==> job 6480 <==
## axi_dma_controller
module axi_dma_controller #(
    parameter int ADDR_WD = 32,
    parameter int DATA_WD = 32,
    parameter int CHANNEL_COUNT = 8,  
    parameter int MAX_BURST_LEN = 16,  
    localparam int STRB_WD = DATA_WD / 8
) (
    input wire                    clk,
    input wire                    rst,
    input wire                    cmd_valid,
    input wire [ADDR_WD-1:0]      cmd_src_addr,
    input wire [ADDR_WD-1:0]      cmd_dst_addr,
    input wire [1:0]              cmd_burst,
    input wire [ADDR_WD-1:0]      cmd_len,
    input wire [2:0]              cmd_size,
    output wire                   cmd_ready,
    output wire                   M_AXI_ARVALID,
    output wire [ADDR_WD-1:0]     M_AXI_ARADDR,
    output wire [7:0]             M_AXI_ARLEN,
    output wire [2:0]             M_AXI_ARSIZE,
    output wire [1:0]             M_AXI_ARBURST,
    input wire                    M_AXI_ARREADY,
    input wire                    M_AXI_RVALID,
    input wire [DATA_WD-1:0]      M_AXI_RDATA,
    input wire [1:0]              M_AXI_RRESP,
    input wire                    M_AXI_RLAST,
    output wire                   M_AXI_RREADY,
    output wire                   M_AXI_AWVALID,
    output wire [ADDR_WD-1:0]     M_AXI_AWADDR,
    output wire [7:0]             M_AXI_AWLEN,
    output wire [2:0]             M_AXI_AWSIZE,
    output wire [1:0]             M_AXI_AWBURST,
    input wire                    M_AXI_AWREADY,
    output wire                   M_AXI_WVALID,
    output wire [DATA_WD-1:0]     M_AXI_WDATA,
    output wire [STRB_WD-1:0]     M_AXI_WSTRB,
    output wire                   M_AXI_WLAST,
    input wire                    M_AXI_WREADY,
    input wire                    M_AXI_BVALID,
    input wire [1:0]              M_AXI_BRESP,
    output wire                   M_AXI_BREADY
);
Settings: LEC_CHECK=0, CAP_MARGIN=20, CELL_PAD_IN_SITES_DETAIL_PLACEMENT=0, CORE_ASPECT_RATIO=1.93, CORE_MARGIN=2, CORE_UTILIZATION=25, CTS_CLUSTER_SIZE=46, GPL_TIMING_DRIVEN=0, MIN_ROUTING_LAYER=met2, PLACE_DENSITY_LB_ADDON=0.05, SETUP_SLACK_MARGIN=-0.82, SLEW_MARGIN=5, TNS_END_PERCENT=60; clock period 9.08 ns.
run.sh (not shown) runs the stock make flow with config.mk's settings and CLKGATE_MAP_FILE=.
==> job 2569: changes against job 6480 <==
Settings changed: CELL_PAD_IN_SITES_DETAIL_PLACEMENT 0 to unset, CORE_ASPECT_RATIO 1.93 to unset, CORE_UTILIZATION 25 to 70, CTS_CLUSTER_SIZE 46 to unset, GPL_TIMING_DRIVEN 0 to unset, MIN_ROUTING_LAYER met2 to unset, PLACE_DENSITY_LB_ADDON 0.05 to unset, SETUP_SLACK_MARGIN -0.82 to unset, SLEW_MARGIN 5 to 20, TNS_END_PERCENT 60 to unset.
==> flow/constraint.sdc (replaced) <==
create_clock -name core_clock -period 11.7 [get_ports {clk}]
set_input_delay 2.3400 -clock core_clock [delete_from_list [all_inputs] [get_ports {clk}]]
set_output_delay 2.3400 -clock core_clock [all_outputs]
set_load 0.01 [all_outputs]
==> results <==
| item | job 6480 | job 2569 |
|---|---|---|
| Final count of negative-setup-slack endpoints | 242 | 0 |
| FP Core Util | 25.10% | 70.71% |
| Worst setup path startpoint | i_wr.i_req_gen.wr_req_size_reg[0]$_DFFE_PP0P_ | i_rd.i_req_gen.rd_req_addr_reg[0]$_DFFE_PP0P_ |
| Number of buffers other than clock buffers in the final layout | 966 | 529 |
| Flop2flop setup slack | -2.55 ns | 0.46 ns |
| Area of the multi-input gates | 36100 µm² | 34480 µm² |
| Slew at the pin closest to its max-slew limit | 1.198 ns | 1.189 ns |
| Critical path depth in cells | 49 | 43 |
| Routed length on met1 | 0 µm | 95.93 mm |
| Status | complete, but fails checks | no timing/DRC/antenna violations |
| Reasons for failing layout checks | setup timing | - |
| Destination of the critical timing path | i_buf.i_cmd_buf.i_ram.doutb_int[38]$_DFF_P_ | M_AXI_ARLEN[5] |
| Worst R2R Start | i_wr.i_req_gen.wr_req_size_reg[0]$_DFFE_PP0P_ | i_wr.i_req_gen.wr_req_size_reg[2]$_DFFE_PP0P_ |
| Site Rows | 311 | 133 |
| Fraction of the cycle the final worst path needs | 128.1% | 96.48% |
| Height of the die | 852.2 µm | 368.9 µm |
| Wire length of the first global-routing pass | 558.7 mm | 400.7 mm |
| Layout buffering overhead excluding clock cells | 8.313% | 4.635% |
| Met1 Use GR | 0% | 53.84% |
| Slowest cell on crit path | a221oi_4 | fa_1 |

========
==> inputs of run a <==
Starting RTL as in the previous note.
make LEC_CHECK=0 ABC_AREA=1 CAP_MARGIN=35 CORE_MARGIN=4 CORE_UTILIZATION=31 CTS_CLUSTER_DIAMETER=227 GPL_ROUTABILITY_DRIVEN=0 GPL_TIMING_DRIVEN=1 PLACE_DENSITY_LB_ADDON=0.04 SLEW_MARGIN=20 finish   # period 12.0 ns
==> inputs of run b, as changes to run a <==
CAP_MARGIN = 20   (was 35)
CORE_ASPECT_RATIO = 1.32   (was default)
CORE_MARGIN = 2   (was 4)
CORE_UTILIZATION = 72   (was 31)
CTS_CLUSTER_DIAMETER = 154   (was 227)
CTS_CLUSTER_SIZE = 100   (was default)
GPL_ROUTABILITY_DRIVEN = default   (was 0)
GPL_TIMING_DRIVEN = default   (was 1)
PLACE_DENSITY_LB_ADDON = default   (was 0.04)
TNS_END_PERCENT = 50   (was default)
==> flow/constraint.sdc (replaced) <==
create_clock -name core_clock -period 3.02 [get_ports {clk}]
set_input_delay 0.6040 -clock core_clock [delete_from_list [all_inputs] [get_ports {clk}]]
set_output_delay 0.6040 -clock core_clock [all_outputs]
set_load 0.01 [all_outputs]
==> inputs of run c, as changes to run a <==
ABC_AREA = default   (was 1)
CORE_MARGIN = 3   (was 4)
CORE_UTILIZATION = 43   (was 31)
CTS_CLUSTER_DIAMETER = 148   (was 227)
GPL_TIMING_DRIVEN = default   (was 1)
PLACE_DENSITY_LB_ADDON = 0.24   (was 0.04)
SETUP_SLACK_MARGIN = 0.06   (was default)
==> notes <==
- Run c ran to the end with no violations. Run b stopped in 5_1_grt with ODB-0269. Run a completed with no timing, DRC or antenna violations.
- In critical path depth, run c and run a do not differ.
- Flip-flop count is the same in run a and run c.
- Against run c, the clock-buffer cell count of run a is higher by 42.
- Worst hold slack: run a is higher than run c (1.9 ps).

========
==> inputs of violet <==
axi_dma_controller again, from the RTL that the note above started with.
==> flow/config.mk <==
export PLATFORM = sky130hd
export DESIGN_NAME = axi_dma_controller
export DESIGN_NICKNAME = axi_dma_controller
export VERILOG_FILES = /design/flow/design.v
export SDC_FILE = /design/flow/constraint.sdc
export NUM_CORES = 4
export LEC_CHECK = 0
export CAP_MARGIN = 20
export CORE_MARGIN = 2
export CORE_UTILIZATION = 70
export CTS_CLUSTER_SIZE = 25
export SETUP_SLACK_MARGIN = -0.56
export SLEW_MARGIN = 20
==> flow/constraint.sdc <==
create_clock -name core_clock -period 9.14 [get_ports {clk}]
set_input_delay 1.8280 -clock core_clock [delete_from_list [all_inputs] [get_ports {clk}]]
set_output_delay 1.8280 -clock core_clock [all_outputs]
set_load 0.01 [all_outputs]
==> cedar: changes against violet <==
--- a/flow/config.mk
+++ b/flow/config.mk
@@ -6,8 +6,12 @@
 export NUM_CORES = 4
 export LEC_CHECK = 0
+export ABC_AREA = 1
 export CAP_MARGIN = 20
 export CORE_MARGIN = 2
-export CORE_UTILIZATION = 70
-export CTS_CLUSTER_SIZE = 25
-export SETUP_SLACK_MARGIN = -0.56
+export CORE_UTILIZATION = 68
+export CTS_CLUSTER_SIZE = 15
+export HOLD_SLACK_MARGIN = 0.28
+export PLACE_DENSITY_LB_ADDON = 0.02
+export SETUP_SLACK_MARGIN = 1.83
 export SLEW_MARGIN = 20
+export TNS_END_PERCENT = 5
==> flow/constraint.sdc (replaced) <==
create_clock -name core_clock -period 6.48 [get_ports {clk}]
set_input_delay 1.2960 -clock core_clock [delete_from_list [all_inputs] [get_ports {clk}]]
set_output_delay 1.2960 -clock core_clock [all_outputs]
set_load 0.01 [all_outputs]
==> metrics.cfg <==
[run_status]
stop_stage=5_1_grt
status=did not finish

[synthesis]
synth_cell_type_count=109
ys_cells=6355
topCellsByArea=edfxtp_1, mux4_2, dfrtp_1
synthSimpleGateAreaFrac=0.0594

[placed_design]
pre_cts_slack_ns=-1.69

[floorplanning]
chip_area_mm2=0.136
core_util_floorplan=0.707

[cts]
numCtsBuffers=192

The numbers above come from violet.

==> metrics.cfg <==
[run_status]
status=failed layout checks
check.faults=setup timing

[floorplanning]
chip_area_mm2=0.142
core_util_floorplan=0.686

[timing]
setup_viol_count_final=243
layout_setup_ws_ns=-2.71

[cts]
numCtsBuffers=193

[synthesis]
topCellsByArea=edfxtp_1, nand2_1, dfrtp_1

The numbers above come from cedar.


========
==> 12-21: inputs <==
axi_dma_controller again, from the RTL that the note above started with.
Design axi_dma_controller, start of the top module:
module axi_dma_controller #(
    parameter int ADDR_WD = 32,
    parameter int DATA_WD = 32,
    parameter int CHANNEL_COUNT = 8,  
    parameter int MAX_BURST_LEN = 16,  
    localparam int STRB_WD = DATA_WD / 8
) (
    input wire                    clk,
    input wire                    rst,
    input wire                    cmd_valid,
    input wire [ADDR_WD-1:0]      cmd_src_addr,
    input wire [ADDR_WD-1:0]      cmd_dst_addr,
    input wire [1:0]              cmd_burst,
    input wire [ADDR_WD-1:0]      cmd_len,
    input wire [2:0]              cmd_size,
    output wire                   cmd_ready,
    output wire                   M_AXI_ARVALID,
    output wire [ADDR_WD-1:0]     M_AXI_ARADDR,
    output wire [7:0]             M_AXI_ARLEN,
    output wire [2:0]             M_AXI_ARSIZE,
    output wire [1:0]             M_AXI_ARBURST,
    input wire                    M_AXI_ARREADY,
    input wire                    M_AXI_RVALID,
    input wire [DATA_WD-1:0]      M_AXI_RDATA,
    input wire [1:0]              M_AXI_RRESP,
    input wire                    M_AXI_RLAST,
    output wire                   M_AXI_RREADY,
    output wire                   M_AXI_AWVALID,
    output wire [ADDR_WD-1:0]     M_AXI_AWADDR,
  ...
export LEC_CHECK = 0
export ABC_AREA = 1
export CAP_MARGIN = 10
export CELL_PAD_IN_SITES_GLOBAL_PLACEMENT = 3
export CORE_MARGIN = 2
export CORE_UTILIZATION = 48
export PLACE_DENSITY_LB_ADDON = 0.12
export SLEW_MARGIN = 20
create_clock -name core_clock -period 8.29 [get_ports {clk}]
==> 06-15 (differences from 12-21) <==
Settings changed: CAP_MARGIN 10 to 20, CELL_PAD_IN_SITES_GLOBAL_PLACEMENT 3 to default, CORE_UTILIZATION 48 to 72, PLACE_DENSITY_LB_ADDON 0.12 to default.
==> flow/constraint.sdc (replaced) <==
create_clock -name core_clock -period 5.2 [get_ports {clk}]
set_input_delay 1.0400 -clock core_clock [delete_from_list [all_inputs] [get_ports {clk}]]
set_output_delay 1.0400 -clock core_clock [all_outputs]
set_load 0.01 [all_outputs]
==> 03-13 (differences from 12-21) <==
Settings changed: ABC_AREA 1 to default, CAP_MARGIN 10 to 20, CELL_PAD_IN_SITES_GLOBAL_PLACEMENT 3 to default, CORE_UTILIZATION 48 to 14, PLACE_DENSITY_LB_ADDON 0.12 to default.
==> flow/constraint.sdc (replaced) <==
create_clock -name core_clock -period 12.5 [get_ports {clk}]
set_input_delay 2.5000 -clock core_clock [delete_from_list [all_inputs] [get_ports {clk}]]
set_output_delay 2.5000 -clock core_clock [all_outputs]
set_load 0.01 [all_outputs]
==> comparison <==
Of 03-13 and 12-21, 03-13 has the higher setup slack (gap 1700 ps).
Of 12-21 and 03-13, 03-13 has the higher sequential share of layout area (gap 0.40 points).
Sequential cell count is the same in 03-13 and 12-21.
In 12-21 the area after synthesis is larger than in 03-13, by about 1.5%.
Utilization: 03-13 is lower than 12-21 (42 points).
Between 12-21 and 03-13, the lower critical path depth is in 03-13 (gap 12).
Against 03-13, the final cell count of 12-21 is smaller by about 16%.
06-15 failed in global routing (5_1_grt) on ODB-0269. 12-21 ran to the end with violations: setup timing. 03-13 produced a clean layout.
==> figures <==
Outcome: 12-21 complete, but fails checks; 03-13 no timing/DRC/antenna violations; 06-15 aborted with a tool error
Failing step: 12-21 -; 03-13 -; 06-15 global routing (5_1_grt)
Layout check failures: 12-21 setup timing; 03-13 -; 06-15 -
Area share of fa/ha/maj cells after synthesis: 12-21 0.0387; 03-13 0.0394; 06-15 0.0387
Share of the final layout cell area in multi-input gates: 12-21 0.284; 03-13 0.299; 06-15 -
Master of the slowest instance on the critical path: 12-21 sky130_fd_sc_hd__fa_1; 03-13 sky130_fd_sc_hd__clkdlybuf4s50_1; 06-15 -
Drt first pass iters: 12-21 6; 03-13 10; 06-15 -
Count of instantiated cells in the yosys netlist: 12-21 9482; 03-13 6355; 06-15 9482
Total placed instance area: 12-21 105000 um2; 03-13 108000 um2; 06-15 108000 um2
Setup Crit Path Kind: 12-21 register to output pin; 03-13 register to output pin; 06-15 -
Met3 wire len: 12-21 23100 um; 03-13 19000 um; 06-15 -
Tap Count: 12-21 2624; 03-13 8879; 06-15 -
Post-Route Utilization: 12-21 0.591; 03-13 0.173; 06-15 -
Total cell area reported by yosys after synthesis: 12-21 94600 um2; 03-13 93200 um2; 06-15 94600 um2

========
==> branch yarrow: inputs <==
axi_dma_controller again, from the RTL that the note above started with.
Settings: LEC_CHECK=0, CAP_MARGIN=20, CELL_PAD_IN_SITES_DETAIL_PLACEMENT=0, CELL_PAD_IN_SITES_GLOBAL_PLACEMENT=2, CORE_ASPECT_RATIO=1.17, CORE_MARGIN=9, CORE_UTILIZATION=28, CTS_CLUSTER_DIAMETER=334, CTS_CLUSTER_SIZE=15, GPL_ROUTABILITY_DRIVEN=0, GPL_TIMING_DRIVEN=1, HOLD_SLACK_MARGIN=0.11, MAX_ROUTING_LAYER=met5, PLACE_DENSITY=0.41, SETUP_SLACK_MARGIN=1.08, SLEW_MARGIN=25; clock period 6.42 ns.
==> branch juniper: changes against branch yarrow <==
Settings changed: CELL_PAD_IN_SITES_DETAIL_PLACEMENT 0 to default, CELL_PAD_IN_SITES_GLOBAL_PLACEMENT 2 to default, CORE_ASPECT_RATIO 1.17 to 0.71, CORE_MARGIN 9 to 2, CORE_UTILIZATION 28 to 70, CTS_CLUSTER_DIAMETER 334 to default, CTS_CLUSTER_SIZE 15 to 24, GPL_ROUTABILITY_DRIVEN 0 to 1, HOLD_SLACK_MARGIN 0.11 to default, PLACE_DENSITY 0.41 to default, PLACE_DENSITY_LB_ADDON from default to 0.01, SETUP_SLACK_MARGIN 1.08 to -0.49, SLEW_MARGIN 25 to 10.
==> branch quartz: changes against branch yarrow <==
Settings changed: CELL_PAD_IN_SITES_DETAIL_PLACEMENT 0 to default, CELL_PAD_IN_SITES_GLOBAL_PLACEMENT 2 to default, CORE_ASPECT_RATIO 1.17 to 0.71, CORE_MARGIN 9 to 2, CORE_UTILIZATION 28 to 67, CTS_CLUSTER_DIAMETER 334 to default, CTS_CLUSTER_SIZE 15 to 41, GPL_ROUTABILITY_DRIVEN 0 to 1, HOLD_SLACK_MARGIN 0.11 to default, PLACE_DENSITY 0.41 to default, PLACE_DENSITY_LB_ADDON from default to 0.0, SETUP_SLACK_MARGIN 1.08 to 1.89, SLEW_MARGIN 25 to 10, TNS_END_PERCENT from default to 5.
==> summary of the runs <==
Synthesized cell count is the same in branch quartz and branch juniper.
Between branch quartz and branch yarrow, the lower cell count is in branch quartz (gap about 22%, measured against branch yarrow).
Of branch yarrow and branch quartz, branch yarrow has the higher wire length (gap 14%, measured against branch quartz).
Branch quartz finished with negative setup slack left. Branch yarrow finished but fails on negative setup slack. Branch juniper failed in global routing with GRT-0232.
Between branch quartz and branch yarrow, the lower core utilization is in branch yarrow (gap 46 points).
Area after synthesis is the same in branch juniper and branch quartz.
In branch quartz the register-to-register slack is worse than in branch yarrow, by 0.14 ns.
==> figures <==
item                                                                              branch juniper                                         branch yarrow                                         branch quartz
Weighted congestion at the end of routability-driven global placement                      0.966                                                     -                                                 0.940
Multi-In Gates                                                                                 -                                                  3804                                                  3802
Highest fanout seen on the critical path                                                       -                                                     4                                                     5
Number of non-clock inverters                                                                  -                                                   223                                                   223
Final Hold Slack                                                                               -                                              0.448 ns                                              0.451 ns
Signal arrival time at the worst endpoint                                                      -                                               8.80 ns                                               9.10 ns
Detail Route met2 WL                                                                           -                                             179000 um                                             139000 um
CTS tree                                                                                       -                                                  done                                                  done
Run status                                                             aborted with a tool error                            complete, but fails checks                            complete, but fails checks
Stage where the flow stopped                                                      global routing                                                     -                                                     -
Layout check failures                                                                          -                                  negative setup slack                                  negative setup slack
Maximum achievable frequency                                                                   -                                              99.1 MHz                                              96.3 MHz
End of the worst hold path                                                                     -  i_wr.i_req_gen.wr_req_data_offset_reg[0]$_DFFE_PP0P_  i_wr.i_req_gen.wr_req_data_offset_reg[0]$_DFFE_PP0P_
FF/Latch Area                                                                                  -                                             57400 um2                                             57400 um2
Full die area                                                                         136000 um2                                            354000 um2                                            142000 um2
Non-Filler Cell Area, Final                                                                    -                                            121000 um2                                            114000 um2
Delay contributed by the slowest stage of the critical path                                    -                                               0.42 ns                                               0.46 ns
Clock-cell share                                                                               -                                                 3.53%                                                 5.14%
Clk buf depth                                                                                  3                                                     4                                                     3
